### flow/config.mk
export PLATFORM = sky130hd
export DESIGN_NAME = cpu
export DESIGN_NICKNAME = cpu
export VERILOG_FILES = /design/flow/design.v
export SDC_FILE = /design/flow/constraint.sdc
export NUM_CORES = 4
export LEC_CHECK = 0
export CAP_MARGIN = 15
export CELL_PAD_IN_SITES_DETAIL_PLACEMENT = 0
export CELL_PAD_IN_SITES_GLOBAL_PLACEMENT = 0
export CORE_MARGIN = 2
export CORE_UTILIZATION = 67
export GPL_ROUTABILITY_DRIVEN = 1
export MAX_ROUTING_LAYER = met4
export SLEW_MARGIN = 20
### flow/constraint.sdc
create_clock -name core_clock -period 3.03 [get_ports {clk}]
set_input_delay 0.6060 -clock core_clock [delete_from_list [all_inputs] [get_ports {clk}]]
set_output_delay 0.6060 -clock core_clock [all_outputs]
set_load 0.01 [all_outputs]
### flow/design.v
`timescale 1ns / 1ps
module alu(
    input [2:0] funct3_in,    
    input [6:0] opcode_in, funct7_in,
    input [31:0] rs1_value_in, mux_result_in,    
    output reg [31:0] alu_result_out, raw_output
);
    localparam  reg_reg     = 7'b0110011,
                immediate   = 7'b0010011;
    always @(*) begin
        alu_result_out = 32'b0;
        case (opcode_in)
            immediate: begin
                case (funct3_in)
                    3'b000: alu_result_out = rs1_value_in + mux_result_in;
                    3'b001: alu_result_out = rs1_value_in << mux_result_in[4:0];
                    3'b010: alu_result_out = ($signed(rs1_value_in) < $signed(mux_result_in)) ? 1 : 0;
                    3'b011: alu_result_out = (rs1_value_in < mux_result_in) ? 1 : 0;
                    3'b100: alu_result_out = rs1_value_in ^ mux_result_in;
                    3'b101: begin
                        if (mux_result_in[11:5] == 0) alu_result_out = rs1_value_in >> mux_result_in[4:0];
                        else alu_result_out = $signed(rs1_value_in) >>> mux_result_in[4:0];
                    end
                    3'b110: alu_result_out = rs1_value_in | mux_result_in;
                    3'b111: alu_result_out = rs1_value_in & mux_result_in;          
                endcase
            end
            reg_reg: begin
                case (funct3_in)
                    3'b000: begin
                        if (funct7_in == 0) alu_result_out = rs1_value_in + mux_result_in;
                        else alu_result_out = rs1_value_in - mux_result_in;
                    end
                    3'b001: alu_result_out = rs1_value_in << mux_result_in[4:0];
                    3'b010: alu_result_out = ($signed(rs1_value_in) < $signed(mux_result_in)) ? 1 : 0;
                    3'b011: alu_result_out = (rs1_value_in < mux_result_in) ? 1 : 0;
                    3'b100: alu_result_out = rs1_value_in ^ mux_result_in;
                    3'b101: begin
                        if (funct7_in == 0) alu_result_out = rs1_value_in >> mux_result_in[4:0];
                        else alu_result_out = $signed(rs1_value_in) >>> mux_result_in[4:0];
                    end
                    3'b110: alu_result_out = rs1_value_in | mux_result_in;
                    3'b111: alu_result_out = rs1_value_in & mux_result_in;
                endcase             
            end
            default: begin
                alu_result_out = 32'b0;
            end
        endcase
        raw_output = alu_result_out;
    end        
endmodule
`timescale 1ns / 1ps
module decoder(
    input [31:0] instruction,
    output reg imm_sel_out, write_enable_out,
    output reg [2:0] funct3_out,
    output reg [4:0] rd_sel_out, rs1_sel_out, rs2_sel_out,
    output reg [6:0] funct7_out, opcode_out,
    output reg [11:0] imm_value_out
);
    localparam  reg_reg         = 7'b0110011,
                immediate       = 7'b0010011,
                upper_immediate = 7'b0110111,
                store           = 7'b0100011,
                branch          = 7'b1100011,
                jump            = 7'b1101111;
   always @(*) begin
        opcode_out = instruction[6:0];
        funct7_out = instruction[31:25];
        rs2_sel_out = instruction[24:20];
        rs1_sel_out = instruction[19:15];
        funct3_out = instruction[14:12];
        rd_sel_out = instruction[11:7];
        imm_value_out = instruction[31:20];
        imm_sel_out = 0;
        write_enable_out = 0;
        case (opcode_out)
            immediate: begin
                imm_sel_out = 1;
                write_enable_out = 1;             
            end
            reg_reg: begin
                imm_sel_out = 0;
                write_enable_out = 1;
            end
            default: begin
                imm_sel_out = 0;
                write_enable_out = 0;
            end
        endcase
   end
endmodule
`timescale 1ns / 1ps
module mux_alu(
    input imm_sel_in,
    input [11:0] imm_value_in,
    input [31:0] rs2_value_in,
    output [31:0] mux_result_out,
    output [11:0] trace_imm    
);
    assign mux_result_out = (imm_sel_in) ? {{20{imm_value_in[11]}}, imm_value_in} : rs2_value_in;
    assign trace_imm = imm_value_in;
endmodule
`timescale 1ns / 1ps
module raw_handler(
    input clk,
    input write_enable_in, write_enable_in_2,
    input [4:0] rs1_sel_in, rs2_sel_in, rd_write_back_in, rd_write_back_in_2,
    input [31:0] rs1_value_in, rs2_value_in, rd_value_in, rd_wb_value_2,
    output reg [4:0] get_rs1, get_rs2,
    output reg [31:0] rs1_value_out, rs2_value_out    
);
    always @(*) begin
        get_rs1 = rs1_sel_in;
        get_rs2 = rs2_sel_in;
        if (write_enable_in && rd_write_back_in != 5'b00000 && rs1_sel_in == rd_write_back_in) begin
            rs1_value_out = rd_value_in;
        end
        else if (write_enable_in_2 && rd_write_back_in_2 != 5'b00000 && rs1_sel_in == rd_write_back_in_2) begin
            rs1_value_out = rd_wb_value_2;
        end
        else begin
            rs1_value_out = rs1_value_in;
        end
        if (write_enable_in && rd_write_back_in != 5'b00000 && rs2_sel_in == rd_write_back_in) begin
            rs2_value_out = rd_value_in;
        end
        else if (write_enable_in_2 && rd_write_back_in_2 != 5'b00000 && rs2_sel_in == rd_write_back_in_2) begin
            rs2_value_out = rd_wb_value_2;
        end        
        else begin
            rs2_value_out = rs2_value_in;
        end
    end
endmodule
`timescale 1ns / 1ps
module register_file(
    input clk, write_enable_in,
    input [4:0] rd_sel_in, rs1_sel_in, rs2_sel_in,
    input [31:0] write_data_in,
    output reg [31:0] rs1_value_out, rs2_value_out,
    output reg [4:0] trace_rd, trace_rs1, trace_rs2,
    output reg [31:0] trace_write_in
);
    reg [31:0] registers [0:31];
    always @(*) begin
        rs1_value_out = (rs1_sel_in == 5'b00000) ? 32'b0 : registers[rs1_sel_in];
        rs2_value_out = (rs2_sel_in == 5'b00000) ? 32'b0 : registers[rs2_sel_in];
    end
    always @(posedge clk) begin
        if (write_enable_in && rd_sel_in != 5'b00000) begin
            registers[rd_sel_in] <= write_data_in;
        end   
        trace_rd <= rd_sel_in;
        trace_rs1 <= rs1_sel_in;
        trace_rs2 <= rs2_sel_in;
        trace_write_in <= write_data_in;   
    end
endmodule
`timescale 1ns / 1ps
module pipeline_reg_alu(
    input clk,
    input write_enable_in,
    input [4:0] rd_sel_in,
    input [31:0] alu_result_in,
    output reg write_enable_out,
    output reg [4:0] rd_sel_out, rd_write_back_2,
    output reg [31:0] alu_result_out, rd_wb_value_2
);
    always @(posedge clk) begin
        rd_sel_out <= rd_sel_in;
        alu_result_out <= alu_result_in;
        write_enable_out <= write_enable_in;
        rd_write_back_2 <= rd_sel_in;
        rd_wb_value_2 <= alu_result_in;                        
    end
endmodule
`timescale 1ns / 1ps
module pipeline_reg_decoder(
    input clk,
    input write_enable_in,
    input [31:0] mux_result_in, rs1_value_in,
    input [6:0] opcode_in, funct7_in,
    input [4:0] rd_sel_in,
    input [2:0] funct3_in,
    output reg write_enable_out,
    output reg [31:0] mux_result_out, rs1_value_out,
    output reg [6:0] opcode_out, funct7_out,
    output reg [4:0] rd_sel_out, raw_rd,
    output reg [2:0] funct3_out
);
    always @(posedge clk) begin
        write_enable_out <= write_enable_in;
        mux_result_out <= mux_result_in;
        rs1_value_out <= rs1_value_in;
        opcode_out <= opcode_in;
        funct7_out <= funct7_in;
        rd_sel_out <= rd_sel_in;
        funct3_out <= funct3_in;
        raw_rd <= rd_sel_in;  
    end
endmodule
`timescale 1ns / 1ps
module pipeline_reg_instruction(
    input clk,
    input [31:0] instruction_in,
    output reg [31:0] instruction_out,
    output reg [31:0] trace_instruction
);
    always @(posedge clk) begin
        instruction_out <= instruction_in;
        trace_instruction <= instruction_in;
    end
endmodule
`timescale 1ns / 1ps
module program_counter(
    input clk, rst_n,
    output reg [31:0] program_count
);
    always @(posedge clk) begin
        if (!rst_n) begin
            program_count <= 0;
        end
        else begin
            program_count <= program_count + 4;
        end
    end
endmodule
`timescale 1ns / 1ps
module cpu(
    input rst_n, clk,
    input [31:0] imem_insn,
    output [31:0] imem_addr,
    output [31:0] trace_instruction, trace_rd_value,
    output [11:0] trace_imm,
    output [4:0] trace_rd, trace_rs1, trace_rs2
);
    wire        imm_sel,
                write_enable,
                write_enable_reg,
                write_enable_alu;
    wire [31:0] instruction_reg,
                mux_result,
                mux_result_reg,
                rs1_value,
                rs1_value_reg,
                rs2_value,
                rs2_value_reg,
                alu_result,
                alu_result_reg,
                rd_wb_value,
                rd_wb_value_2,
                raw_rs1_value,
                raw_rs2_value;
    wire [11:0] imm_value;
    wire [6:0]  funct7,
                funct7_reg,
                opcode,
                opcode_reg;
    wire [4:0]  rd_sel,
                rd_sel_reg,
                rd_sel_wb,
                rd_write_back,
                rd_write_back_2,
                rs1_sel,
                rs1_sel_reg,
                rs2_sel,
                rs2_sel_reg,
                get_rs1,
                get_rs2;                
    wire [2:0]  funct3,
                funct3_reg;    
    pipeline_reg_instruction pri(
        .clk(clk),
        .instruction_in(imem_insn),
        .instruction_out(instruction_reg),
        .trace_instruction(trace_instruction)
    );
    pipeline_reg_decoder prd(
        .clk(clk),
        .write_enable_in(write_enable),
        .mux_result_in(mux_result),
        .rs1_value_in(raw_rs1_value),
        .opcode_in(opcode),
        .funct7_in(funct7),
        .rd_sel_in(rd_sel),
        .funct3_in(funct3),
        .write_enable_out(write_enable_reg),
        .mux_result_out(mux_result_reg),
        .rs1_value_out(rs1_value_reg),
        .opcode_out(opcode_reg),
        .funct7_out(funct7_reg),
        .rd_sel_out(rd_sel_reg),
        .funct3_out(funct3_reg),
        .raw_rd(rd_write_back)
    );
    pipeline_reg_alu pra(
        .clk(clk),
        .write_enable_in(write_enable_reg),
        .rd_sel_in(rd_sel_reg),
        .alu_result_in(alu_result),
        .write_enable_out(write_enable_alu),
        .rd_sel_out(rd_sel_wb),
        .alu_result_out(alu_result_reg),
        .rd_write_back_2(rd_write_back_2),
        .rd_wb_value_2(rd_wb_value_2)
    );
    program_counter pc(
        .clk(clk),
        .rst_n(rst_n),
        .program_count(imem_addr)
    );
    decoder dcr(
        .instruction(instruction_reg),
        .funct3_out(funct3),
        .funct7_out(funct7),
        .rd_sel_out(rd_sel),
        .rs1_sel_out(rs1_sel),
        .rs2_sel_out(rs2_sel),
        .imm_value_out(imm_value),
        .opcode_out(opcode),
        .imm_sel_out(imm_sel),
        .write_enable_out(write_enable)
    );
    mux_alu mux(
        .imm_sel_in(imm_sel),
        .imm_value_in(imm_value),
        .rs2_value_in(raw_rs2_value),
        .mux_result_out(mux_result),
        .trace_imm(trace_imm)
    );
    alu alu(
        .opcode_in(opcode_reg),
        .funct3_in(funct3_reg),
        .funct7_in(funct7_reg),
        .rs1_value_in(rs1_value_reg),
        .mux_result_in(mux_result_reg),
        .alu_result_out(alu_result),
        .raw_output(rd_wb_value)
    );
    raw_handler rwh(
        .clk(clk),
        .write_enable_in(write_enable_reg),
        .write_enable_in_2(write_enable_alu),
        .rs1_sel_in(rs1_sel),
        .rs2_sel_in(rs2_sel),
        .rd_write_back_in(rd_write_back),
        .rd_write_back_in_2(rd_write_back_2),
        .rs1_value_in(rs1_value),
        .rs2_value_in(rs2_value),
        .rd_value_in(rd_wb_value),
        .rd_wb_value_2(rd_wb_value_2),
        .get_rs1(get_rs1),
        .get_rs2(get_rs2),
        .rs1_value_out(raw_rs1_value),
        .rs2_value_out(raw_rs2_value)
    );
    register_file rgf(
        .clk(clk),
        .write_enable_in(write_enable_alu),
        .rd_sel_in(rd_sel_wb),
        .rs1_sel_in(get_rs1),
        .rs2_sel_in(get_rs2),
        .write_data_in(alu_result_reg),
        .rs1_value_out(rs1_value),
        .rs2_value_out(rs2_value),
        .trace_rd(trace_rd),
        .trace_rs1(trace_rs1),
        .trace_rs2(trace_rs2),
        .trace_write_in(trace_rd_value) 
    );
endmodule
### flow/run.sh
#!/bin/bash
# the make line also repeats each setting of config.mk as NAME=value (left out here)
make -C /OpenROAD-flow-scripts/flow DESIGN_CONFIG=/design/flow/config.mk WORK_HOME=/design/flow/orfs CLKGATE_MAP_FILE= finish
==> impl_metrics.env, run 1 <==
# yosys + openroad results
export IMPL_synthArstFlopShare=0
export IMPL_rows=113
export IMPL_top_area_cell="edfxtp_1"
export IMPL_gp_congestion=1.14
export IMPL_most_common_cell="edfxtp_1"
export IMPL_ys_sh_adder=0.0198
export IMPL_aoi_share=0.116
export IMPL_synth_area_sq_um=64100
export IMPL_status="aborted with a tool error"
export IMPL_grt_use_total=0.828
export IMPL_io_pins=157
export IMPL_synthFlopType="edfxtp_1"
export IMPL_htreeDepth=3
export IMPL_cts_sinks=1258
export IMPL_cts_max_path_buffers=3
export IMPL_lastStage="global routing (5_1_grt)"
export IMPL_die_h_microns=313
export IMPL_synth_cell_type_count=89
export IMPL_die_w_microns=313
export IMPL_fp_utilization=0.676
export IMPL_synth_seq_share=0.553
export IMPL_netlist_instances=4725
export IMPL_dp_hpwl_mm=179
export IMPL_cts_buffers_inserted=120
export IMPL_xor_share=0.00847
export IMPL_top_area_frac=0.480
export IMPL_mux_share=0.212
export IMPL_yosys_cells=4725
export IMPL_common_cells="1024 x edfxtp_1, 431 x mux2i_1, 376 x mux4_2"
export IMPL_yosys_area_sq_um=64100
export IMPL_cts_root_buffer="clkbuf_16"
export IMPL_place_ws_ns=-0.659
export IMPL_syn_area_per_cell_sq_um=13.6
export IMPL_yosys_warnings=8
export IMPL_dieArea_sq_um=98200
export IMPL_place_area_sq_um=73400
export IMPL_dp_cells=6638
export IMPL_overflow=267
export IMPL_hold_buffers=0
export IMPL_yosys_area_share_simple=0.0582
export IMPL_edf_count=1024
export IMPL_error="[ERROR GRT-0232] Routing congestion too high. Check the congestion heatmap in the GUI."
export IMPL_synthTopLogicFamily="multiplexers"
export IMPL_synthTopCellsByArea="edfxtp_1 48%, mux4_2 13%, dfxtp_1 7.3%"
export IMPL_coreArea_sq_um=94900
export IMPL_synth_flops=1258
export IMPL_port_buffers=154
## layer usage
metal  global-route usage  GRT overflow
met5                    -             -
met4                0.799           109
met3                0.718            20
met2                0.939           123
met1                0.816            15
## repair_timing
item                                    in CTS
resized                                    314
cloned                                       9
endpoints found under the setup margin      85
pin swaps                                   87
setup buffers                               47
==> inputs of run 2 (changes only) <==
- CAP_MARGIN: 15 -> 20
- CELL_PAD_IN_SITES_DETAIL_PLACEMENT: 0 -> not set
- CELL_PAD_IN_SITES_GLOBAL_PLACEMENT: 0 -> not set
- CORE_UTILIZATION: 67 -> 50
- GPL_ROUTABILITY_DRIVEN: 1 -> not set
- MAX_ROUTING_LAYER: met4 -> not set
- SETUP_SLACK_MARGIN: not set -> 0.59
- clock period: 3.03 -> 4.74 ns (I/O delays scaled with it)
==> run 2 against run 1 <==
Net effect: the run now finishes clean; synthesized cell count stayed put; die size is 34% higher; synthesized area stayed put.
==> impl_metrics.env, run 2 <==
# implementation run metrics
export IMPL_status="no timing/DRC/antenna violations"
export IMPL_hold_viol=0
export IMPL_grt_use_total=0.357
export IMPL_aoi_share=0.116
export IMPL_clkLatencyLatePin_ns=0.80
export IMPL_die_w_microns=362
export IMPL_slew_viol_final=0
export IMPL_finalSetupViolCount=0
export IMPL_finalNetCount=5062
export IMPL_warnings=93
export IMPL_cts_buffers_inserted=141
export IMPL_hold_end="prd.rd_sel_out[3]"
export IMPL_io_pins=157
export IMPL_yosys_cells=4725
export IMPL_dr_pass1_iters=6
export IMPL_mux_share=0.212
export IMPL_period_minus_slack_ns=4.18
export IMPL_cp_cell_sequence="buf_4 -> buf_4 -> a21oi_1 -> a21oi_1 -> mux2i_1 -> o21ai_0 -> a21oi_1 -> a211oi_1 -> o21ai_0 -> o21ai_0"
export IMPL_cts_sinks=1258
export IMPL_xor_share=0.00847
export IMPL_setup_tns_ns=0
export IMPL_wl_mm=236
export IMPL_edf_count=1024
export IMPL_most_common_cell="edfxtp_1"
export IMPL_netlist_instances=4725
export IMPL_combinationalPowerShare=0.150
export IMPL_rsz0062_at_grt="true"
export IMPL_drc_errors=0
export IMPL_htreeDepth=4
export IMPL_crit_slowest_cell="a211oi_1"
export IMPL_ir_drop_v=0.000349
export IMPL_swShare=0.276
export IMPL_switchingPower_mw=7.57
export IMPL_coreArea_sq_um=127000
export IMPL_crit_cells=10
export IMPL_hp_start="pri.instruction_out[10]"
export IMPL_crit_type="flip-flop to flip-flop"
export IMPL_top_area_cell="edfxtp_1"
export IMPL_place_ws_ns=0.617
export IMPL_yosys_area_share_simple=0.0582
export IMPL_cp_end_kind="flip-flop"
export IMPL_skew_ns=0.0557
export IMPL_yosys_warnings=8
export IMPL_crit_path_start="prd.mux_result_out[0]"
export IMPL_detail_route_antenna_nets=0
export IMPL_common_cells="1024 x edfxtp_1, 431 x mux2i_1, 376 x mux4_2"
export IMPL_p_clk_mw=11.1
export IMPL_grt_pass1_wl_mm=333
export IMPL_grt_pass1_vias=45000
export IMPL_cts_resized=0
export IMPL_p_clk_frac=0.405
export IMPL_synthTopLogicFamily="multiplexers"
export IMPL_via_per_inst=6.92
export IMPL_top_area_frac=0.480
export IMPL_rr_endpoint="prd.mux_result_out[16]"
export IMPL_startpoint_type="flip-flop"
export IMPL_cts_root_buffer="clkbuf_16"
export IMPL_area_growth_pct=15.0
export IMPL_period_used=0.883
export IMPL_wl_per_cell_microns=35.2
export IMPL_cts_clk_slew_worst_paths_ns=0.06
export IMPL_synthFlopType="edfxtp_1"
export IMPL_min_path_cells=0
export IMPL_p_seq_mw=12.2
export IMPL_synthArstFlopShare=0
export IMPL_cp_data_required_time_ns=5.39
export IMPL_fin_util=0.579
export IMPL_worst_pin_slew_ns=1.17
export IMPL_p_comb_mw=4.10
export IMPL_seqPwrFrac=0.446
export IMPL_post_cts_setup_buffer_count=0
export IMPL_clock_fmax_ghz=0.239
export IMPL_fp_utilization=0.503
export IMPL_dr_first_iter_drc_count=6380
export IMPL_max_stage_delay_ns=0.74
export IMPL_cap_viol_max_count=0
export IMPL_crit_buf_inv=2
export IMPL_antenna_found_initial=12
export IMPL_finalWorstSetupSlack_ns=0.557
export IMPL_synth_area_sq_um=64100
export IMPL_cp_top_family="AND-OR/OR-AND gates"
export IMPL_crit_path_end="prd.mux_result_out[16]"
export IMPL_overflow=0
export IMPL_powerDensity_nw_per_um2=371
export IMPL_tritoncts="yes"
export IMPL_via_count=46500
export IMPL_hold_buffers=0
export IMPL_internal_power_mw=19.8
export IMPL_dp_hpwl_mm=155
export IMPL_synthTopCellsByArea="edfxtp_1 48%, mux4_2 13%, dfxtp_1 7.3%"
export IMPL_synth_flops=1258
export IMPL_synth_cell_type_count=89
export IMPL_worstRegToRegCells=10
export IMPL_yosys_area_sq_um=64100
export IMPL_die_h_microns=362
export IMPL_r2r_start="prd.mux_result_out[0]"
export IMPL_leakage_nw=26.5
export IMPL_crit_fanout=45
export IMPL_power_group_top="registers"
export IMPL_synth_seq_share=0.553
export IMPL_gp_congestion=1.01
export IMPL_grt_start_max_net_pins=80
export IMPL_ff2ff_setup_slack_ns=0.56
export IMPL_port_buffers=154
export IMPL_rows=131
export IMPL_cts_max_path_buffers=3
export IMPL_relSlewSlack=0.221
export IMPL_cp_arrival_ns=4.83
export IMPL_dieArea_sq_um=131000
export IMPL_syn_area_per_cell_sq_um=13.6
export IMPL_hold_path_class="flip-flop to flip-flop"
export IMPL_ys_sh_adder=0.0198
[run 2: layer usage]
layer	wire length (microns)	vias up	GRT usage
met5	108	-	0
met3	25100	533	0.0769
met1	91500	23700	0.491
met2	109000	2963	0.553
met4	10400	10	0.148
li1	-	19200	-
[run 2: final cells by class]
cell class / count / area [sq um]
antenna: 6 / 15.0
clock buffer: 202 / 4000
clock inverter: 60 / 747
fill: 10100 / 53600
inverter: 121 / 459
multi-input combinational: 3006 / 27000
sequential: 1258 / 35500
tap: 1662 / 2080
timing repair buffer: 400 / 3930
[run 2: metrics by stage]
| step | std cells | hold WS [ns] | area [sq um] | power (mW) |
|---|---|---|---|---|
| 6_report | 6715 | 0.355 | 73700 | 27.4 |
| 5_1_grt | 6709 | 0.366 | 73700 | 28.2 |
| 4_1_cts | 6709 | 0.358 | 73700 | 27.4 |
| 3_5_place_dp | 6447 | 0.344 | 68900 | 16.4 |
| 3_3_place_gp | 6447 | 0.352 | 68900 | 16.4 |
| 2_1_floorplan | 4758 | 0.325 | 64200 | 14.9 |
==> inputs of run 3 (changes only) <==
- CAP_MARGIN: 20 -> 15
- CELL_PAD_IN_SITES_DETAIL_PLACEMENT: not set -> 0
- CELL_PAD_IN_SITES_GLOBAL_PLACEMENT: not set -> 0
- CORE_UTILIZATION: 50 -> 69
- CTS_CLUSTER_SIZE: not set -> 40
- GPL_ROUTABILITY_DRIVEN: not set -> 1
- MAX_ROUTING_LAYER: not set -> met4
- PLACE_DENSITY_LB_ADDON: not set -> 0.05
- SETUP_SLACK_MARGIN: 0.59 -> not set
- clock period: 4.74 -> 3.03 ns (I/O delays scaled with it)
==> run 3 against run 2 <==
Net effect: the flow now stops in global routing (5_1_grt); synthesized cell count stayed put; synthesized area unchanged; die size shrank 27%.
==> impl_metrics.env, run 3 <==
# yosys + openroad results
export IMPL_yosys_area_share_simple=0.0582
export IMPL_rows=111
export IMPL_yosys_area_sq_um=64100
export IMPL_synthTopLogicFamily="multiplexers"
export IMPL_synthTopCellsByArea="edfxtp_1 48%, mux4_2 13%, dfxtp_1 7.3%"
export IMPL_netlist_instances=4725
export IMPL_syn_area_per_cell_sq_um=13.6
export IMPL_coreArea_sq_um=91800
export IMPL_place_ws_ns=-0.692
export IMPL_aoi_share=0.116
export IMPL_synth_cell_type_count=89
export IMPL_htreeDepth=3
export IMPL_synth_seq_share=0.553
export IMPL_gp_congestion=1.08
export IMPL_dp_hpwl_mm=172
export IMPL_dieArea_sq_um=95400
export IMPL_yosys_cells=4725
export IMPL_die_w_microns=309
export IMPL_io_pins=157
export IMPL_cts_sinks=1258
export IMPL_cts_root_buffer="clkbuf_16"
export IMPL_ys_sh_adder=0.0198
export IMPL_fp_utilization=0.698
export IMPL_die_h_microns=309
export IMPL_status="aborted with a tool error"
export IMPL_synth_area_sq_um=64100
export IMPL_top_area_cell="edfxtp_1"
export IMPL_common_cells="1024 x edfxtp_1, 431 x mux2i_1, 376 x mux4_2"
export IMPL_error="[ERROR GRT-0232] Routing congestion too high. Check the congestion heatmap in the GUI."
export IMPL_port_buffers=154
export IMPL_top_area_frac=0.480
export IMPL_grt_use_total=0.827
export IMPL_overflow=287
export IMPL_edf_count=1024
export IMPL_xor_share=0.00847
export IMPL_mux_share=0.212
export IMPL_most_common_cell="edfxtp_1"
export IMPL_synthFlopType="edfxtp_1"
export IMPL_lastStage="global routing (5_1_grt)"
export IMPL_cts_buffers_inserted=119
export IMPL_synth_flops=1258
export IMPL_yosys_warnings=8
export IMPL_cts_max_path_buffers=3
export IMPL_synthArstFlopShare=0
==> run 3: per-stage QoR <==
step / power [mW] / std cells / instance area, sq um / TNS, ns
after floorplan: 23.3 / 4758 / 64300 / -22.07
after detailed placement: 27.3 / 6606 / 73100 / -28.33
after global placement: 27.2 / 6605 / 73100 / -26.16
after CTS: 43.7 / 6903 / 79700 / -5.05
==> run 3: metal layers <==
metal  GRT overflow  GRT usage
met1             14      0.819
met2            146      0.938
met3             10      0.699
met4            117      0.819
met5              -          -
==> run 3: what timing repair did <==
action,CTS
setup buffers,71
hold buffers,0
resized,393
gates cloned,11
pin swaps,119
endpoints found under the setup margin,117
==> inputs of run 4 (changes only) <==
- CAP_MARGIN: 15 -> 20
- CELL_PAD_IN_SITES_DETAIL_PLACEMENT: 0 -> not set
- CELL_PAD_IN_SITES_GLOBAL_PLACEMENT: 0 -> not set
- CORE_UTILIZATION: 69 -> 57
- CTS_CLUSTER_SIZE: 40 -> not set
- GPL_ROUTABILITY_DRIVEN: 1 -> not set
- MAX_ROUTING_LAYER: met4 -> not set
- PLACE_DENSITY_LB_ADDON: 0.05 -> not set
- clock period: 3.03 -> 2.57 ns (I/O delays scaled with it)
==> run 4 against run 3 <==
Net effect: now fails the layout checks on negative setup slack; die size grew 21%; synthesized cell count is the same; synthesized area is the same.
==> impl_metrics.env, run 4 <==
# implementation run metrics
export IMPL_hold_ws_ns=0.169
export IMPL_yosys_cells=4725
export IMPL_switchingPower_mw=15.1
export IMPL_grt_start_max_net_pins=46
export IMPL_antenna_found_initial=2
export IMPL_edf_count=1024
export IMPL_cp_top_family="AND-OR/OR-AND gates"
export IMPL_hold_path_class="primary input to flip-flop"
export IMPL_slew_viol_final=0
export IMPL_grt_use_total=0.429
export IMPL_yosys_warnings=8
export IMPL_dp_cells=7095
export IMPL_crit_slowest_cell="fa_2"
export IMPL_synth_seq_share=0.553
export IMPL_finalSetupViolCount=96
export IMPL_top_area_cell="edfxtp_1"
export IMPL_port_buffers=154
export IMPL_die_w_microns=339
export IMPL_hold_end="pri.instruction_out[15]"
export IMPL_grt_pass1_wl_mm=355
export IMPL_cp_arrival_ns=3.86
export IMPL_dp_hpwl_mm=168
export IMPL_synthFlopType="edfxtp_1"
export IMPL_seqPwrFrac=0.417
export IMPL_detail_route_antenna_nets=0
export IMPL_crit_buf_inv=1
export IMPL_cts_clk_slew_worst_paths_ns=0.07
export IMPL_io_pins=157
export IMPL_cts_buffers_inserted=134
export IMPL_mux_share=0.212
export IMPL_crit_type="flip-flop to flip-flop"
export IMPL_overflow=0
export IMPL_grt_pass1_vias=50800
export IMPL_finalWorstSetupSlack_ns=-0.632
export IMPL_period_used=1.25
export IMPL_startpoint_type="flip-flop"
export IMPL_p_seq_mw=22.3
export IMPL_swShare=0.282
export IMPL_wl_mm=251
export IMPL_p_clk_frac=0.361
export IMPL_most_common_cell="edfxtp_1"
export IMPL_rr_endpoint="prd.rs1_value_out[30]"
export IMPL_finalNetCount=5986
export IMPL_synthTopCellsByArea="edfxtp_1 48%, mux4_2 13%, dfxtp_1 7.3%"
export IMPL_p_comb_mw=11.9
export IMPL_tritoncts="yes"
export IMPL_crit_cells=13
export IMPL_combinationalPowerShare=0.223
export IMPL_drc_errors=0
export IMPL_place_area_sq_um=76300
export IMPL_postLayoutCellArea_sq_um=84800
export IMPL_xor_share=0.00847
export IMPL_crit_path_end="prd.rs1_value_out[30]"
export IMPL_netlist_instances=4725
export IMPL_ir_drop_v=0.000675
export IMPL_dr_first_iter_drc_count=7789
export IMPL_rows=123
export IMPL_coreArea_sq_um=112000
export IMPL_syn_area_per_cell_sq_um=13.6
export IMPL_clkLatencyLatePin_ns=0.78
export IMPL_cts_root_buffer="clkbuf_16"
export IMPL_cp_cell_sequence="ha_4 -> fa_2 -> a211oi_4 -> o211ai_1 -> a41oi_2 -> buf_6 -> o311a_4 -> o21bai_4 -> a311oi_2 -> xnor2_1 -> a221oi_2 -> nor2_1 -> a2bb2oi_1"
export IMPL_via_count=51600
export IMPL_via_per_inst=6.92
export IMPL_yosys_area_sq_um=64100
export IMPL_hp_start="imem_insn[15]"
export IMPL_cts_max_path_buffers=3
export IMPL_cts_sinks=1258
export IMPL_fin_util=0.757
export IMPL_crit_fanout=3
export IMPL_common_cells="1024 x edfxtp_1, 431 x mux2i_1, 376 x mux4_2"
export IMPL_place_ws_ns=-1.09
export IMPL_gp_congestion=1.04
export IMPL_synth_area_sq_um=64100
export IMPL_cap_viol_max_count=0
export IMPL_ff2ff_setup_slack_ns=-0.63
export IMPL_powerDensity_nw_per_um2=631
export IMPL_top_area_frac=0.480
export IMPL_dr_pass1_iters=6
export IMPL_ys_sh_adder=0.0198
export IMPL_p_clk_mw=19.3
export IMPL_htreeDepth=4
export IMPL_warnings=97
export IMPL_so_faults="negative setup slack"
export IMPL_leakage_nw=32.0
export IMPL_synth_cell_type_count=89
export IMPL_synthArstFlopShare=0
export IMPL_r2r_start="prd.mux_result_out[0]"
export IMPL_period_minus_slack_ns=3.20
export IMPL_skew_ns=0.0516
export IMPL_max_stage_delay_ns=0.43
export IMPL_synth_flops=1258
export IMPL_worstRegToRegCells=13
export IMPL_min_path_cells=1
export IMPL_crit_path_start="prd.mux_result_out[0]"
export IMPL_cp_data_required_time_ns=3.23
export IMPL_aoi_share=0.116
export IMPL_hold_viol=0
export IMPL_yosys_area_share_simple=0.0582
export IMPL_area_growth_pct=32.3
export IMPL_rsz0062_at_grt="true"
export IMPL_worst_pin_slew_ns=0.861
export IMPL_internal_power_mw=38.4
export IMPL_clock_fmax_ghz=0.312
export IMPL_fp_utilization=0.572
export IMPL_hold_buffers=0
export IMPL_die_h_microns=339
export IMPL_power_mw=53.5
export IMPL_relSlewSlack=0.424
export IMPL_power_group_top="registers"
export IMPL_wl_per_cell_microns=33.6
export IMPL_dieArea_sq_um=115000
export IMPL_status="finished with violations"
export IMPL_setup_tns_ns=-36.83
export IMPL_synthTopLogicFamily="multiplexers"
export IMPL_finalNonFillerCells=7464
export IMPL_cp_end_kind="flip-flop"
==> run 4: per-layer routing <==
metal	track usage	wire length, microns
met5	0	13
met4	0.263	18000
met3	0.100	29700
met2	0.667	115000
met1	0.551	88200
==> run 4: timing repair <==
action / in CTS / in global routing
pin swaps: 173 / 134
hold endpoints to repair: 0 / 0
gates resized: 452 / 211
gates cloned: 8 / 2
buffers inserted: 107 / 48
endpoints found under the setup margin: 122 / 101
==> run 4: final cells by class <==
class                           count  area, sq um
Tap cell                         1500         1880
Fill cell                        7205        27200
Clock inverter                     50          578
Sequential cell                  1258        35500
Timing Repair Buffer             1331        12900
Multi-Input combinational cell   3006        29600
Antenna cell                        3         7.51
Clock buffer                      195         3840
Inverter                          121          483
==> inputs of run 5 (changes only) <==
- CAP_MARGIN: 20 -> 30
- CORE_UTILIZATION: 57 -> 72
- CTS_CLUSTER_DIAMETER: not set -> 205
- CTS_CLUSTER_SIZE: not set -> 53
- HOLD_SLACK_MARGIN: not set -> -0.06
- PLACE_DENSITY_LB_ADDON: not set -> 0.27
- SETUP_SLACK_MARGIN: not set -> 0.54
- TNS_END_PERCENT: not set -> 75
- clock period: 2.57 -> 3.33 ns (I/O delays scaled with it)
==> run 5 against run 4 <==
Net effect: the run now fails in global routing (5_1_grt); synthesized area did not move; synthesized cell count did not move; die size fell by 21%.
==> impl_metrics.env, run 5 <==
# yosys + openroad results
export IMPL_status="aborted with a tool error"
export IMPL_lastStage="global routing (5_1_grt)"
export IMPL_error="[ERROR GRT-0232] Routing congestion too high. Check the congestion heatmap in the GUI."
export IMPL_coreArea_sq_um=88400
export IMPL_cts_max_path_buffers=3
export IMPL_port_buffers=154
export IMPL_fp_utilization=0.725
export IMPL_rows=109
export IMPL_synthArstFlopShare=0
export IMPL_cts_root_buffer="clkbuf_16"
export IMPL_synth_cell_type_count=89
export IMPL_netlist_instances=4725
export IMPL_yosys_warnings=8
export IMPL_edf_count=1024
export IMPL_dieArea_sq_um=91400
export IMPL_common_cells="1024 x edfxtp_1, 431 x mux2i_1, 376 x mux4_2"
export IMPL_most_common_cell="edfxtp_1"
export IMPL_synth_area_sq_um=64100
export IMPL_yosys_area_share_simple=0.0582
export IMPL_die_h_microns=302
export IMPL_die_w_microns=302
export IMPL_synthTopCellsByArea="edfxtp_1 48%, mux4_2 13%, dfxtp_1 7.3%"
export IMPL_yosys_cells=4725
export IMPL_cts_buffers_inserted=27
export IMPL_top_area_frac=0.480
export IMPL_mux_share=0.212
export IMPL_grt_use_total=0.802
export IMPL_xor_share=0.00847
export IMPL_synth_flops=1258
export IMPL_ys_sh_adder=0.0198
export IMPL_gp_congestion=1.08
export IMPL_synthFlopType="edfxtp_1"
export IMPL_dp_hpwl_mm=174
export IMPL_top_area_cell="edfxtp_1"
export IMPL_cts_sinks=1258
export IMPL_aoi_share=0.116
export IMPL_synth_seq_share=0.553
export IMPL_synthTopLogicFamily="multiplexers"
export IMPL_yosys_area_sq_um=64100
export IMPL_overflow=144
export IMPL_htreeDepth=1
export IMPL_io_pins=157
export IMPL_syn_area_per_cell_sq_um=13.6
[run 5: what timing repair did]
action	in CTS
resized	394
gates cloned	11
pin swaps	120
setup buffers	50
hold buffers	0
endpoints found under the setup margin	317
[run 5: stage by stage]
step,instances,area [sq um],hold WS (ns),setup WS (ns),power [mW]
2_1_floorplan,4758,64500,0.325,0.197,21.2
3_5_place_dp,6316,71600,0.345,-0.339,24.4
4_1_cts,6427,74900,0.292,-0.0551,30.9
3_3_place_gp,6316,71600,0.340,-0.348,24.2
[run 5: layer usage]
metal,track usage,GRT overflow
met1,0.797,5
met2,0.934,68
met3,0.687,12
met4,0.796,58
met5,0.464,1
==> inputs of run 6 (changes only) <==
- CAP_MARGIN: 30 -> 10
- CORE_UTILIZATION: 72 -> 61
- CTS_CLUSTER_DIAMETER: 205 -> not set
- CTS_CLUSTER_SIZE: 53 -> not set
- HOLD_SLACK_MARGIN: -0.06 -> not set
- PLACE_DENSITY_LB_ADDON: 0.27 -> not set
- SETUP_SLACK_MARGIN: 0.54 -> -0.12
- TNS_END_PERCENT: 75 -> not set
- clock period: 3.33 -> 2.81 ns (I/O delays scaled with it)
==> run 6 against run 5 <==
Net effect: the layout now fails its checks (negative setup slack); synthesized area stayed put; synthesized cell count stayed put; die size is 18% higher.
==> impl_metrics.env, run 6 <==
# implementation run metrics
export IMPL_status="finished with violations"
export IMPL_so_faults="negative setup slack"
export IMPL_mux_share=0.212
export IMPL_startpoint_type="flip-flop"
export IMPL_area_growth_pct=28.4
export IMPL_crit_slowest_cell="or4_4"
export IMPL_hold_buffers=0
export IMPL_dieArea_sq_um=108000
export IMPL_hold_end="pri.instruction_out[27]"
export IMPL_finalNetCount=5871
export IMPL_ff2ff_setup_slack_ns=-0.47
export IMPL_swShare=0.290
export IMPL_port_buffers=154
export IMPL_hold_viol=0
export IMPL_combinationalPowerShare=0.223
export IMPL_grt_use_total=0.499
export IMPL_power_mw=48.4
export IMPL_internal_power_mw=34.4
export IMPL_yosys_cells=4725
export IMPL_yosys_area_share_simple=0.0582
export IMPL_synthFlopType="edfxtp_1"
export IMPL_worst_pin_slew_ns=1.17
export IMPL_min_path_cells=1
export IMPL_synth_cell_type_count=89
export IMPL_dr_pass1_iters=10
export IMPL_period_minus_slack_ns=3.28
export IMPL_aoi_share=0.116
export IMPL_crit_fanout=3
export IMPL_tritoncts="yes"
export IMPL_relSlewSlack=0.217
export IMPL_syn_area_per_cell_sq_um=13.6
export IMPL_p_comb_mw=10.8
export IMPL_slew_viol_final=0
export IMPL_cp_cell_sequence="inv_2 -> ha_4 -> buf_6 -> or4_4 -> nand2b_4 -> o22a_1 -> a31o_4 -> o21ai_4 -> a2111oi_4 -> a311oi_1 -> nand3_1 -> o21ai_2 -> o31ai_1"
export IMPL_powerDensity_nw_per_um2=588
export IMPL_io_pins=157
export IMPL_synth_seq_share=0.553
export IMPL_xor_share=0.00847
export IMPL_grt_pass1_wl_mm=381
export IMPL_switchingPower_mw=14.1
export IMPL_top_area_frac=0.480
export IMPL_htreeDepth=3
export IMPL_antenna_found_initial=11
export IMPL_ys_sh_adder=0.0198
export IMPL_crit_type="flip-flop to flip-flop"
export IMPL_wl_per_cell_microns=39.6
export IMPL_gp_congestion=1.04
export IMPL_leakage_nw=31.0
export IMPL_cts_clk_slew_worst_paths_ns=0.07
export IMPL_power_group_top="registers"
export IMPL_cts_buffers_inserted=120
export IMPL_r2r_start="prd.rs1_value_out[5]"
export IMPL_most_common_cell="edfxtp_1"
export IMPL_synthArstFlopShare=0
export IMPL_cts_sinks=1258
export IMPL_place_ws_ns=-0.897
export IMPL_cp_end_kind="flip-flop"
export IMPL_rr_endpoint="prd.mux_result_out[29]"
export IMPL_grt_start_max_net_pins=58
export IMPL_die_w_microns=328
export IMPL_cts_root_buffer="clkbuf_16"
export IMPL_via_count=55900
export IMPL_yosys_warnings=8
export IMPL_cp_arrival_ns=3.89
export IMPL_finalWorstSetupSlack_ns=-0.474
export IMPL_dr_first_iter_drc_count=10800
export IMPL_grt_pass1_vias=54300
export IMPL_p_clk_mw=17.2
export IMPL_warnings=99
export IMPL_coreArea_sq_um=104000
export IMPL_crit_path_end="prd.mux_result_out[29]"
export IMPL_hp_start="imem_insn[27]"
export IMPL_fp_utilization=0.617
export IMPL_cap_viol_max_count=0
export IMPL_synthTopLogicFamily="multiplexers"
export IMPL_synth_area_sq_um=64100
export IMPL_worstRegToRegCells=13
export IMPL_synthTopCellsByArea="edfxtp_1 48%, mux4_2 13%, dfxtp_1 7.3%"
export IMPL_drc_errors=0
export IMPL_common_cells="1024 x edfxtp_1, 431 x mux2i_1, 376 x mux4_2"
export IMPL_overflow=0
export IMPL_top_area_cell="edfxtp_1"
export IMPL_fin_util=0.792
export IMPL_hold_path_class="primary input to flip-flop"
export IMPL_p_clk_frac=0.355
export IMPL_crit_path_start="prd.rs1_value_out[5]"
export IMPL_detail_route_antenna_nets=0
export IMPL_cp_top_family="AND-OR/OR-AND gates"
export IMPL_clkLatencyLatePin_ns=0.79
export IMPL_rsz0062_at_grt="true"
export IMPL_crit_cells=13
export IMPL_crit_buf_inv=2
export IMPL_skew_ns=0.0667
export IMPL_nFillCells=5652
export IMPL_place_area_sq_um=74700
export IMPL_via_per_inst=7.72
export IMPL_rows=118
export IMPL_max_stage_delay_ns=0.49
export IMPL_die_h_microns=328
export IMPL_cts_max_path_buffers=3
export IMPL_dp_hpwl_mm=172
export IMPL_yosys_area_sq_um=64100
export IMPL_cp_data_required_time_ns=3.41
export IMPL_clock_fmax_ghz=0.304
export IMPL_ir_drop_v=0.000692
export IMPL_finalSetupViolCount=117
export IMPL_seqPwrFrac=0.422
export IMPL_edf_count=1024
export IMPL_synth_flops=1258
export IMPL_postLayoutCellArea_sq_um=82300
export IMPL_netlist_instances=4725
export IMPL_period_used=1.17
export IMPL_wl_mm=286
export IMPL_p_seq_mw=20.4
run 6: through the flow:
stage	setup TNS, ns	hold slack (ns)	std cells
5_1_grt	-25.45	0.220	7225
4_1_cts	-13.84	0.207	7155
3_5_place_dp	-31.05	0.341	6887
2_1_floorplan	-86.92	0.325	4758
6_report	-18.78	0.225	7233
3_3_place_gp	-28.45	0.336	6886
run 6: timing repair:
item / in CTS / in global routing
resized: 259 / 292
setup buffers: 45 / 81
endpoints found under the setup margin: 86 / 88
gates cloned: 3 / 5
pin swaps: 72 / 111
endpoints found under the hold margin: 0 / 0
run 6: metal layers:
layer	wire (microns)	global-route usage	share of wire	vias up
li1	-	-	-	20900
met1	81900	0.565	0.29	26300
met2	124000	0.768	0.43	6454
met3	46100	0.174	0.16	2257
met4	34300	0.410	0.12	4
met5	25	0.00710	0.000087	-
run 6: cell type report:
| cell class | count | area, sq um | share of cell area |
|---|---|---|---|
| clock inverters | 75 | 748 | 0.00909 |
| flip-flops and latches | 1258 | 35500 | 0.431 |
| inverters | 121 | 470 | 0.00571 |
| well taps | 1380 | 1730 | 0.0210 |
| diodes | 9 | 22.5 | 0.000274 |
| clock buffers | 154 | 3310 | 0.0402 |
| repair buffers | 1230 | 11400 | 0.139 |
| multi-input cells | 3006 | 29100 | 0.353 |
==> inputs of run 7 (changes only) <==
- ABC_AREA: not set -> 1
- CAP_MARGIN: 10 -> 20
- CORE_UTILIZATION: 61 -> 63
- CTS_CLUSTER_SIZE: not set -> 93
- SETUP_SLACK_MARGIN: -0.12 -> not set
- clock period: 2.81 -> 2.59 ns (I/O delays scaled with it)
==> run 7 against run 6 <==
Net effect: the run now fails in global routing (5_1_grt); synthesized cell count grew 69%; synthesized area is 6.3% higher; die size grew 2.9%.
==> impl_metrics.env, run 7 <==
# yosys + openroad results
export IMPL_synthArstFlopShare=0
export IMPL_cts_sinks=1258
export IMPL_edf_count=1024
export IMPL_synthFlopType="edfxtp_1"
export IMPL_yosys_area_share_simple=0.205
export IMPL_lastStage="global routing (5_1_grt)"
export IMPL_synth_seq_share=0.520
export IMPL_ys_sh_adder=0.0186
export IMPL_mux_share=0.00147
export IMPL_top_area_cell="edfxtp_1"
export IMPL_most_common_cell="nand2_1"
export IMPL_coreArea_sq_um=107000
export IMPL_die_h_microns=333
export IMPL_netlist_instances=8003
export IMPL_common_cells="1780 x nand2_1, 1024 x edfxtp_1, 861 x nand3_1"
export IMPL_dp_cells=10000
export IMPL_grt_use_total=0.782
export IMPL_status="aborted with a tool error"
export IMPL_overflow=18
export IMPL_aoi_share=0.167
export IMPL_cts_root_buffer="clkbuf_16"
export IMPL_dp_hpwl_mm=207
export IMPL_rows=120
export IMPL_syn_area_per_cell_sq_um=8.52
export IMPL_gp_congestion=1.10
export IMPL_cts_max_path_buffers=3
export IMPL_xor_share=0.00231
export IMPL_dieArea_sq_um=111000
export IMPL_error="[ERROR GRT-0116] Global routing finished with congestion. Check the congestion regions in the DRC Viewer."
export IMPL_cts_buffers_inserted=132
export IMPL_yosys_area_sq_um=68200
export IMPL_htreeDepth=4
export IMPL_synth_flops=1258
export IMPL_yosys_warnings=8
export IMPL_synthTopCellsByArea="edfxtp_1 45%, nand2_1 9.8%, dfxtp_1 6.9%"
export IMPL_yosys_cells=8003
export IMPL_synth_area_sq_um=68200
export IMPL_port_buffers=154
export IMPL_die_w_microns=333
export IMPL_synthTopLogicFamily="simple AND/OR/NAND/NOR gates"
export IMPL_fp_utilization=0.636
export IMPL_top_area_frac=0.451
export IMPL_hold_buffers=0
export IMPL_synth_cell_type_count=63
export IMPL_io_pins=157
## run 7: stage by stage
| step | power, mW | area, sq um | setup WS [ns] | hold slack [ns] | setup TNS, ns |
|---|---|---|---|---|---|
| after detailed placement | 33.9 | 77900 | -0.577 | 0.342 | -16.37 |
| after floorplan | 28.2 | 68300 | -0.0767 | 0.326 | -14.74 |
| after CTS | 53.1 | 84000 | -0.142 | 0.157 | -1.40 |
| after global placement | 33.7 | 77900 | -0.545 | 0.332 | -15.73 |
## run 7: repair_timing
item	in CTS
setup endpoints to repair	100
pin swaps	23
buffers inserted	30
resized	250
cloned	16
## run 7: per-layer routing
metal | GRT overflow | global-route usage
met1 | 3 | 0.773
met5 | 0 | 0.500
met4 | 6 | 0.747
met2 | 7 | 0.917
met3 | 2 | 0.679
==> inputs of run 8 (changes only) <==
- ABC_AREA: 1 -> not set
- CORE_UTILIZATION: 63 -> 70
- CTS_CLUSTER_SIZE: 93 -> 43
- SETUP_SLACK_MARGIN: not set -> 0.75
- clock period: 2.59 -> 2.77 ns (I/O delays scaled with it)
==> run 8 against run 7 <==
Net effect: the flow again stops in global routing (5_1_grt); synthesized area shrank 6.0%; synthesized cell count fell by 41%; die size decreased by 15%.
==> impl_metrics.env, run 8 <==
# yosys + openroad results
export IMPL_netlist_instances=4725
export IMPL_top_area_frac=0.480
export IMPL_synthFlopType="edfxtp_1"
export IMPL_error="[ERROR GRT-0116] Global routing finished with congestion. Check the congestion regions in the DRC Viewer."
export IMPL_syn_area_per_cell_sq_um=13.6
export IMPL_lastStage="global routing (5_1_grt)"
export IMPL_synth_cell_type_count=89
export IMPL_synth_flops=1258
export IMPL_die_h_microns=307
export IMPL_edf_count=1024
export IMPL_synthArstFlopShare=0
export IMPL_coreArea_sq_um=90400
export IMPL_dieArea_sq_um=94000
export IMPL_io_pins=157
export IMPL_cts_buffers_inserted=121
export IMPL_yosys_warnings=8
export IMPL_most_common_cell="edfxtp_1"
export IMPL_common_cells="1024 x edfxtp_1, 431 x mux2i_1, 376 x mux4_2"
export IMPL_xor_share=0.00847
export IMPL_cts_sinks=1258
export IMPL_top_area_cell="edfxtp_1"
export IMPL_rows=110
export IMPL_mux_share=0.212
export IMPL_dp_cells=6655
export IMPL_synthTopCellsByArea="edfxtp_1 48%, mux4_2 13%, dfxtp_1 7.3%"
export IMPL_cts_max_path_buffers=3
export IMPL_gp_congestion=1.07
export IMPL_fp_utilization=0.709
export IMPL_ys_sh_adder=0.0198
export IMPL_synthTopLogicFamily="multiplexers"
export IMPL_overflow=947
export IMPL_yosys_area_share_simple=0.0582
export IMPL_cts_root_buffer="clkbuf_16"
export IMPL_htreeDepth=3
export IMPL_dp_hpwl_mm=184
export IMPL_grt_use_total=0.897
export IMPL_aoi_share=0.116
export IMPL_status="aborted with a tool error"
export IMPL_yosys_area_sq_um=64100
export IMPL_place_ws_ns=-0.728
export IMPL_yosys_cells=4725
export IMPL_die_w_microns=307
export IMPL_port_buffers=154
export IMPL_synth_seq_share=0.553
export IMPL_synth_area_sq_um=64100
-- run 8: repair_timing --
item | 4_1_cts
gates resized | 419
buffers inserted | 73
pin swaps | 112
cloned | 14
hold buffers | 0
endpoints found under the setup margin | 806
hold endpoints to repair | 0
-- run 8: per-stage QoR --
| stage | area [sq um] | hold WS, ns |
|---|---|---|
| 2_1_floorplan | 65200 | 0.325 |
| 3_5_place_dp | 74600 | 0.344 |
| 4_1_cts | 81600 | 0.230 |
| 3_3_place_gp | 74600 | 0.337 |
-- run 8: routing by layer --
metal  GRT overflow  track usage
met2            415        0.980
met4            366        0.899
met5             25        0.644
met1             56        0.886
met3             85        0.834
==> inputs of run 9 (changes only) <==
- CORE_UTILIZATION: 70 -> 63
- CTS_CLUSTER_SIZE: 43 -> 60
- GPL_TIMING_DRIVEN: not set -> 1
- PLACE_DENSITY_LB_ADDON: not set -> 0.16
- SETUP_SLACK_MARGIN: 0.75 -> 1.38
- TNS_END_PERCENT: not set -> 25
- clock period: 2.77 -> 7.13 ns (I/O delays scaled with it)
==> run 9 against run 8 <==
Net effect: the run now finishes clean; die size rose by 11%; synthesized cell count did not move; synthesized area did not move.
==> impl_metrics.env, run 9 <==
# implementation run metrics
export IMPL_status="no timing/DRC/antenna violations"
export IMPL_synth_seq_share=0.553
export IMPL_gp_congestion=1.12
export IMPL_netlist_instances=4725
export IMPL_via_per_inst=7.51
export IMPL_worstRegToRegCells=12
export IMPL_grtUsageMet3=0.143
export IMPL_rows=117
export IMPL_startpoint_type="flip-flop"
export IMPL_busiest_layer="met2"
export IMPL_hold_path_class="flip-flop to flip-flop"
export IMPL_swShare=0.273
export IMPL_htreeDepth=4
export IMPL_synthArstFlopShare=0
export IMPL_syn_area_per_cell_sq_um=13.6
export IMPL_fp_utilization=0.633
export IMPL_cpMostUsedCell="a21oi_1"
export IMPL_clkLatencyLatePin_ns=0.77
export IMPL_grt_use_total=0.433
export IMPL_post_cts_setup_buffer_count=0
export IMPL_finalNonFillerCells=6269
export IMPL_synth_cell_type_count=89
export IMPL_rsz0062_at_grt="false"
export IMPL_powerDensity_nw_per_um2=247
export IMPL_crit_buf_inv=1
export IMPL_crit_cells=12
export IMPL_nFillCells=6687
export IMPL_ir_drop_v=0.000250
export IMPL_combinationalPowerShare=0.143
export IMPL_mux_share=0.212
export IMPL_cts_max_path_buffers=3
export IMPL_cp_arrival_ns=5.21
export IMPL_dieArea_sq_um=104000
export IMPL_ys_sh_adder=0.0198
export IMPL_period_used=0.639
export IMPL_common_cells="1024 x edfxtp_1, 431 x mux2i_1, 376 x mux4_2"
export IMPL_io_pins=157
export IMPL_leakage_nw=25.6
export IMPL_r2r_start="prd.mux_result_out[4]"
export IMPL_synth_area_sq_um=64100
export IMPL_cp_cell_sequence="clkinv_1 -> ha_1 -> nor2_1 -> o21ai_0 -> a21oi_1 -> o21ai_1 -> a2111oi_0 -> or3_1 -> a21oi_1 -> o31ai_1 -> nand2_1 -> a21o_1"
export IMPL_use_met1=0.579
export IMPL_via_count=47100
export IMPL_hold_viol=0
export IMPL_setup_tns_ns=0
export IMPL_crit_slowest_cell="a2111oi_0"
export IMPL_p_comb_mw=2.54
export IMPL_overflow=0
export IMPL_die_h_microns=323
export IMPL_area_growth_pct=11.7
export IMPL_crit_path_end="prd.mux_result_out[28]"
export IMPL_wl_mm=226
export IMPL_skew_ns=0.0421
export IMPL_die_w_microns=323
export IMPL_hp_start="pri.instruction_out[13]"
export IMPL_crit_type="flip-flop to flip-flop"
export IMPL_yosys_cells=4725
export IMPL_hold_end="prd.funct3_out[1]"
export IMPL_max_stage_delay_ns=0.62
export IMPL_cts_clk_slew_worst_paths_ns=0.06
export IMPL_dp_cells=6023
export IMPL_grt_start_max_net_pins=126
export IMPL_crit_path_start="prd.mux_result_out[4]"
export IMPL_synthFlopType="edfxtp_1"
export IMPL_power_group_top="registers"
export IMPL_xor_share=0.00847
export IMPL_grt_pass1_wl_mm=320
export IMPL_synthTopLogicFamily="multiplexers"
export IMPL_cap_viol_max_count=0
export IMPL_gr_usage_met2=0.633
export IMPL_tritoncts="yes"
export IMPL_dr_pass1_iters=7
export IMPL_cp_top_family="AND-OR/OR-AND gates"
export IMPL_clock_fmax_ghz=0.220
export IMPL_edf_count=1024
export IMPL_finalNetCount=4923
export IMPL_dp_hpwl_mm=140
export IMPL_drc_errors=0
export IMPL_dr_first_iter_drc_count=7914
export IMPL_finalSetupViolCount=0
export IMPL_switchingPower_mw=4.84
export IMPL_synthTopCellsByArea="edfxtp_1 48%, mux4_2 13%, dfxtp_1 7.3%"
export IMPL_cts_root_buffer="clkbuf_16"
export IMPL_ff2ff_setup_slack_ns=2.57
export IMPL_cp_data_required_time_ns=7.79
export IMPL_p_clk_mw=7.00
export IMPL_period_minus_slack_ns=4.56
export IMPL_cts_sinks=1258
export IMPL_power_mw=17.7
export IMPL_hold_ws_ns=0.353
export IMPL_p_clk_frac=0.395
export IMPL_warnings=101
export IMPL_rr_endpoint="prd.mux_result_out[28]"
export IMPL_yosys_area_share_simple=0.0582
export IMPL_seqPwrFrac=0.462
export IMPL_synth_flops=1258
export IMPL_port_buffers=154
export IMPL_p_seq_mw=8.18
export IMPL_internal_power_mw=12.9
export IMPL_cp_end_kind="flip-flop"
export IMPL_coreArea_sq_um=101000
export IMPL_antenna_found_initial=6
export IMPL_detail_route_antenna_nets=0
export IMPL_top_area_cell="edfxtp_1"
export IMPL_yosys_area_sq_um=64100
export IMPL_aoi_share=0.116
export IMPL_crit_fanout=9
export IMPL_top_area_frac=0.480
export IMPL_hold_buffers=0
export IMPL_grt_pass1_vias=45700
export IMPL_min_path_cells=0
export IMPL_cts_buffers_inserted=132
export IMPL_slew_viol_final=0
export IMPL_cts_resized=0
export IMPL_yosys_warnings=8
export IMPL_most_common_cell="edfxtp_1"
export IMPL_relSlewSlack=0.177
export IMPL_wl_per_cell_microns=36.1
export IMPL_worst_pin_slew_ns=1.22
[run 9: per-stage QoR]
step	cell area (sq um)	setup WS [ns]	utilization
after global routing	71600	2.47	0.707
final	71600	2.57	0.707
after global placement	67200	2.95	0.663
after detailed placement	67200	2.86	0.663
after floorplan	64200	3.23	-
after CTS	71600	2.86	0.707
[run 9: layout make-up]
| type | instances | area (sq um) | share of cell area |
|---|---|---|---|
| clock inverters | 64 | 748 | 0.0104 |
| well taps | 1368 | 1710 | 0.0239 |
| multi-input cells | 3006 | 27000 | 0.377 |
| repair buffers | 270 | 2550 | 0.0356 |
| clock buffers | 179 | 3640 | 0.0509 |
| flip-flops and latches | 1258 | 35500 | 0.496 |
| diodes | 3 | 7.51 | 0.000105 |
| inverters | 121 | 458 | 0.00640 |
[run 9: per-layer routing]
metal	share of wire	vias to the layer above
li1	-	18900
met3	0.15	826
met1	0.36	23400
met4	0.062	6
met2	0.44	3885
met5	0.00018	-
==> inputs of run 10 (changes only) <==
- ABC_AREA: not set -> 1
- CORE_UTILIZATION: 63 -> 72
- CTS_CLUSTER_SIZE: 60 -> 10
- GPL_TIMING_DRIVEN: 1 -> not set
- PLACE_DENSITY_LB_ADDON: 0.16 -> not set
- SETUP_SLACK_MARGIN: 1.38 -> 1.13
- TNS_END_PERCENT: 25 -> 10
- clock period: 7.13 -> 3.78 ns (I/O delays scaled with it)
==> run 10 against run 9 <==
Net effect: synthesized cell count rose by 69%; the flow now stops in global routing (5_1_grt); die size down 6.9%; synthesized area rose by 6.3%.
==> impl_metrics.env, run 10 <==
# yosys + openroad results
export IMPL_io_pins=157
export IMPL_rows=112
export IMPL_edf_count=1024
export IMPL_netlist_instances=8003
export IMPL_overflow=537
export IMPL_coreArea_sq_um=93600
export IMPL_synth_seq_share=0.520
export IMPL_ys_sh_adder=0.0186
export IMPL_cts_buffers_inserted=146
export IMPL_top_area_frac=0.451
export IMPL_synthArstFlopShare=0
export IMPL_die_h_microns=312
export IMPL_syn_area_per_cell_sq_um=8.52
export IMPL_common_cells="1780 x nand2_1, 1024 x edfxtp_1, 861 x nand3_1"
export IMPL_synthTopCellsByArea="edfxtp_1 45%, nand2_1 9.8%, dfxtp_1 6.9%"
export IMPL_cts_root_buffer="clkbuf_16"
export IMPL_fp_utilization=0.728
export IMPL_synthTopLogicFamily="simple AND/OR/NAND/NOR gates"
export IMPL_dp_hpwl_mm=171
export IMPL_aoi_share=0.167
export IMPL_yosys_warnings=8
export IMPL_port_buffers=154
export IMPL_synth_cell_type_count=63
export IMPL_yosys_cells=8003
export IMPL_xor_share=0.00231
export IMPL_synthFlopType="edfxtp_1"
export IMPL_gp_congestion=1.20
export IMPL_place_area_sq_um=71600
export IMPL_top_area_cell="edfxtp_1"
export IMPL_hold_buffers=0
export IMPL_cts_sinks=1258
export IMPL_error="[ERROR GRT-0232] Routing congestion too high. Check the congestion heatmap in the GUI."
export IMPL_grt_use_total=0.878
export IMPL_die_w_microns=312
export IMPL_yosys_area_share_simple=0.205
export IMPL_mux_share=0.00147
export IMPL_dieArea_sq_um=97200
export IMPL_status="aborted with a tool error"
export IMPL_htreeDepth=4
export IMPL_lastStage="global routing (5_1_grt)"
export IMPL_synth_flops=1258
export IMPL_cts_max_path_buffers=3
export IMPL_synth_area_sq_um=68200
export IMPL_yosys_area_sq_um=68200
export IMPL_most_common_cell="nand2_1"
run 10: what timing repair did:
item                                    4_1_cts
gates resized                               124
pin swaps                                     8
cloned                                       14
setup buffers                                32
endpoints found under the hold margin         0
endpoints found under the setup margin      135
run 10: per-layer routing:
metal | GRT overflow | global-route usage
met1 | 49 | 0.875
met2 | 228 | 0.960
met3 | 67 | 0.827
met4 | 173 | 0.847
met5 | 20 | 0.621
run 10: metrics by stage:
stage | utilization | hold slack, ns | std cells | power (mW) | worst slack [ns]
CTS | 0.825 | 0.355 | 9443 | 34.6 | 0.971
detailed placement | 0.765 | 0.348 | 9145 | 21.4 | 0.133
global placement | 0.765 | 0.338 | 9144 | 21.3 | 0.0208
floorplan | - | 0.326 | 8036 | 19.3 | 1.11
==> inputs of run 11 (changes only) <==
- ABC_AREA: 1 -> not set
- CAP_MARGIN: 20 -> 10
- CORE_UTILIZATION: 72 -> 66
- CTS_CLUSTER_SIZE: 10 -> 41
- SETUP_SLACK_MARGIN: 1.13 -> -0.12
- TNS_END_PERCENT: 10 -> not set
- clock period: 3.78 -> 2.75 ns (I/O delays scaled with it)
==> run 11 against run 10 <==
Net effect: the run again fails in global routing (5_1_grt); synthesized cell count shrank 41%; synthesized area is 6.0% lower; die size increased by 2.5%.
==> impl_metrics.env, run 11 <==
# yosys + openroad results
export IMPL_gp_congestion=1.06
export IMPL_cts_buffers_inserted=130
export IMPL_io_pins=157
export IMPL_dieArea_sq_um=99600
export IMPL_die_w_microns=316
export IMPL_edf_count=1024
export IMPL_coreArea_sq_um=96400
export IMPL_overflow=158
export IMPL_die_h_microns=316
export IMPL_dp_hpwl_mm=167
export IMPL_synth_flops=1258
export IMPL_place_area_sq_um=74600
export IMPL_synth_area_sq_um=64100
export IMPL_yosys_area_sq_um=64100
export IMPL_grt_use_total=0.797
export IMPL_htreeDepth=4
export IMPL_cts_sinks=1258
export IMPL_xor_share=0.00847
export IMPL_top_area_cell="edfxtp_1"
export IMPL_synthTopCellsByArea="edfxtp_1 48%, mux4_2 13%, dfxtp_1 7.3%"
export IMPL_lastStage="global routing (5_1_grt)"
export IMPL_synthFlopType="edfxtp_1"
export IMPL_synthArstFlopShare=0
export IMPL_top_area_frac=0.480
export IMPL_mux_share=0.212
export IMPL_cts_root_buffer="clkbuf_16"
export IMPL_syn_area_per_cell_sq_um=13.6
export IMPL_status="aborted with a tool error"
export IMPL_cts_max_path_buffers=3
export IMPL_yosys_cells=4725
export IMPL_ys_sh_adder=0.0198
export IMPL_yosys_area_share_simple=0.0582
export IMPL_most_common_cell="edfxtp_1"
export IMPL_aoi_share=0.116
export IMPL_netlist_instances=4725
export IMPL_port_buffers=154
export IMPL_rows=114
export IMPL_synth_cell_type_count=89
export IMPL_fp_utilization=0.665
export IMPL_synth_seq_share=0.553
export IMPL_synthTopLogicFamily="multiplexers"
export IMPL_error="[ERROR GRT-0232] Routing congestion too high. Check the congestion heatmap in the GUI."
export IMPL_common_cells="1024 x edfxtp_1, 431 x mux2i_1, 376 x mux4_2"
export IMPL_yosys_warnings=8
## run 11: metal layers
layer | overflow | track usage
met4 | 77 | 0.770
met2 | 73 | 0.919
met3 | 3 | 0.697
met5 | 1 | 0.511
met1 | 4 | 0.795
## run 11: per-stage QoR
| stage | hold WS (ns) | setup slack [ns] | setup TNS [ns] | cells |
|---|---|---|---|---|
| after CTS | 0.189 | -0.563 | -29.29 | 7072 |
| after detailed placement | 0.345 | -0.991 | -47.77 | 6762 |
| after global placement | 0.338 | -1.04 | -43.55 | 6762 |
| after floorplan | 0.325 | -0.383 | -87.48 | 4758 |
## run 11: repair_timing
action | in CTS
cloned | 11
hold buffers | 0
buffers inserted | 86
pin swaps | 138
gates resized | 396
endpoints found under the hold margin | 0
endpoints found under the setup margin | 109
==> inputs of run 12 (changes only) <==
- CAP_MARGIN: 10 -> 15
- CELL_PAD_IN_SITES_DETAIL_PLACEMENT: not set -> 2
- CELL_PAD_IN_SITES_GLOBAL_PLACEMENT: not set -> 1
- CORE_UTILIZATION: 66 -> 28
- CTS_CLUSTER_SIZE: 41 -> not set
- GPL_ROUTABILITY_DRIVEN: not set -> 1
- MAX_ROUTING_LAYER: not set -> met4
- PLACE_DENSITY_LB_ADDON: not set -> 0.05
- SETUP_SLACK_MARGIN: -0.12 -> not set
- clock period: 2.75 -> 3.55 ns (I/O delays scaled with it)
==> run 12 against run 11 <==
Net effect: synthesized area stayed put; now clean on timing, DRC and antenna; synthesized cell count did not move; die size up 130%.
==> impl_metrics.env, run 12 <==
# implementation run metrics
export IMPL_top_area_frac=0.480
export IMPL_via_per_inst=5.62
export IMPL_rows=175
export IMPL_hold_viol=0
export IMPL_cp_top_family="AND-OR/OR-AND gates"
export IMPL_synthFlopType="edfxtp_1"
export IMPL_cts_buffers_inserted=156
export IMPL_dp_hpwl_mm=207
export IMPL_crit_fanout=5
export IMPL_hold_end="pri.instruction_out[15]"
export IMPL_most_common_cell="edfxtp_1"
export IMPL_rr_endpoint="prd.mux_result_out[12]"
export IMPL_crit_cells=15
export IMPL_grt_start_max_net_pins=75
export IMPL_cts_max_path_buffers=3
export IMPL_wl_mm=307
export IMPL_p_clk_mw=16.6
export IMPL_finalSetupViolCount=0
export IMPL_internal_power_mw=28.5
export IMPL_period_used=0.983
export IMPL_min_path_cells=1
export IMPL_cts_sinks=1258
export IMPL_p_clk_frac=0.417
export IMPL_dr_pass1_iters=5
export IMPL_fin_util=0.354
export IMPL_ys_sh_adder=0.0198
export IMPL_fp_utilization=0.282
export IMPL_clock_fmax_ghz=0.287
export IMPL_synth_cell_type_count=89
export IMPL_cts_clk_slew_worst_paths_ns=0.07
export IMPL_tritoncts="yes"
export IMPL_synthArstFlopShare=0
export IMPL_die_w_microns=482
export IMPL_cp_end_kind="flip-flop"
export IMPL_overflow=0
export IMPL_r2r_start="prd.mux_result_out[0]"
export IMPL_cp_cell_sequence="buf_6 -> ha_2 -> inv_1 -> fa_2 -> nor2b_4 -> o21ai_4 -> a21oi_4 -> buf_4 -> o31a_1 -> o22ai_1 -> xnor2_1 -> o221ai_1 -> a21o_1 -> a21oi_2 -> o21ai_0"
export IMPL_crit_path_end="prd.mux_result_out[12]"
export IMPL_finalNetCount=5511
export IMPL_htreeDepth=4
export IMPL_gp_congestion=0.906
export IMPL_coreArea_sq_um=227000
export IMPL_p_comb_mw=7.06
export IMPL_die_h_microns=482
export IMPL_netlist_instances=4725
export IMPL_ir_drop_v=0.000361
export IMPL_cp_data_required_time_ns=4.19
export IMPL_xor_share=0.00847
export IMPL_hp_start="imem_insn[15]"
export IMPL_port_buffers=154
export IMPL_grt_pass1_wl_mm=421
export IMPL_synth_seq_share=0.553
export IMPL_slew_viol_final=0
export IMPL_dp_cells=8220
export IMPL_synthTopLogicFamily="multiplexers"
export IMPL_synth_flops=1258
export IMPL_period_minus_slack_ns=3.49
export IMPL_synthTopCellsByArea="edfxtp_1 48%, mux4_2 13%, dfxtp_1 7.3%"
export IMPL_crit_slowest_cell="fa_2"
export IMPL_via_count=47900
export IMPL_warnings=95
export IMPL_status="no timing/DRC/antenna violations"
export IMPL_drc_errors=0
export IMPL_io_pins=157
export IMPL_detail_route_antenna_nets=0
export IMPL_switchingPower_mw=11.4
export IMPL_clkLatencyLatePin_ns=0.82
export IMPL_p_seq_mw=16.2
export IMPL_ff2ff_setup_slack_ns=0.06
export IMPL_grt_pass1_vias=51100
export IMPL_dieArea_sq_um=233000
[run 12: cell type report]
cell class                      count  area, sq um  share of cell area
Clock buffer                      208         4280              0.0532
Multi-Input combinational cell   3006        27600               0.343
Tap cell                         3009         3760              0.0468
Timing Repair Buffer              834         7880              0.0978
Inverter                          121          470             0.00584
Clock inverter                     86         1010              0.0125
Antenna cell                        9         22.5            0.000280
Sequential cell                  1258        35500               0.441
[run 12: per-layer routing]
layer,global-route usage,vias to the layer above,wire [microns]
met4,0.0845,0,10100
li1,-,20200,-
met2,0.424,1301,146000
met1,0.356,26100,138000
met3,0.0343,406,13400
met5,-,-,0
[run 12: stage by stage]
step	total power, mW	worst slack [ns]	hold WS (ns)	instance area (sq um)	setup TNS, ns
floorplan	19.8	0.0269	0.325	64200	0
global placement	23.2	-0.647	0.340	74400	-7.47
detailed placement	23.2	-0.667	0.343	74400	-8.85
CTS	40.1	-0.00872	0.240	80000	-0.00872
global route	41.3	-0.0100	0.279	80500	-0.0192
finish	39.9	0.0609	0.318	80500	0
[run 12: timing repair]
action / CTS / global route
cloned: 0 / 3
endpoints found under the setup margin: 59 / 58
pin swaps: 10 / 33
resized: 59 / 85
buffers inserted: 2 / 3
No activity file was given, so power comes from the tool's default toggle rates.
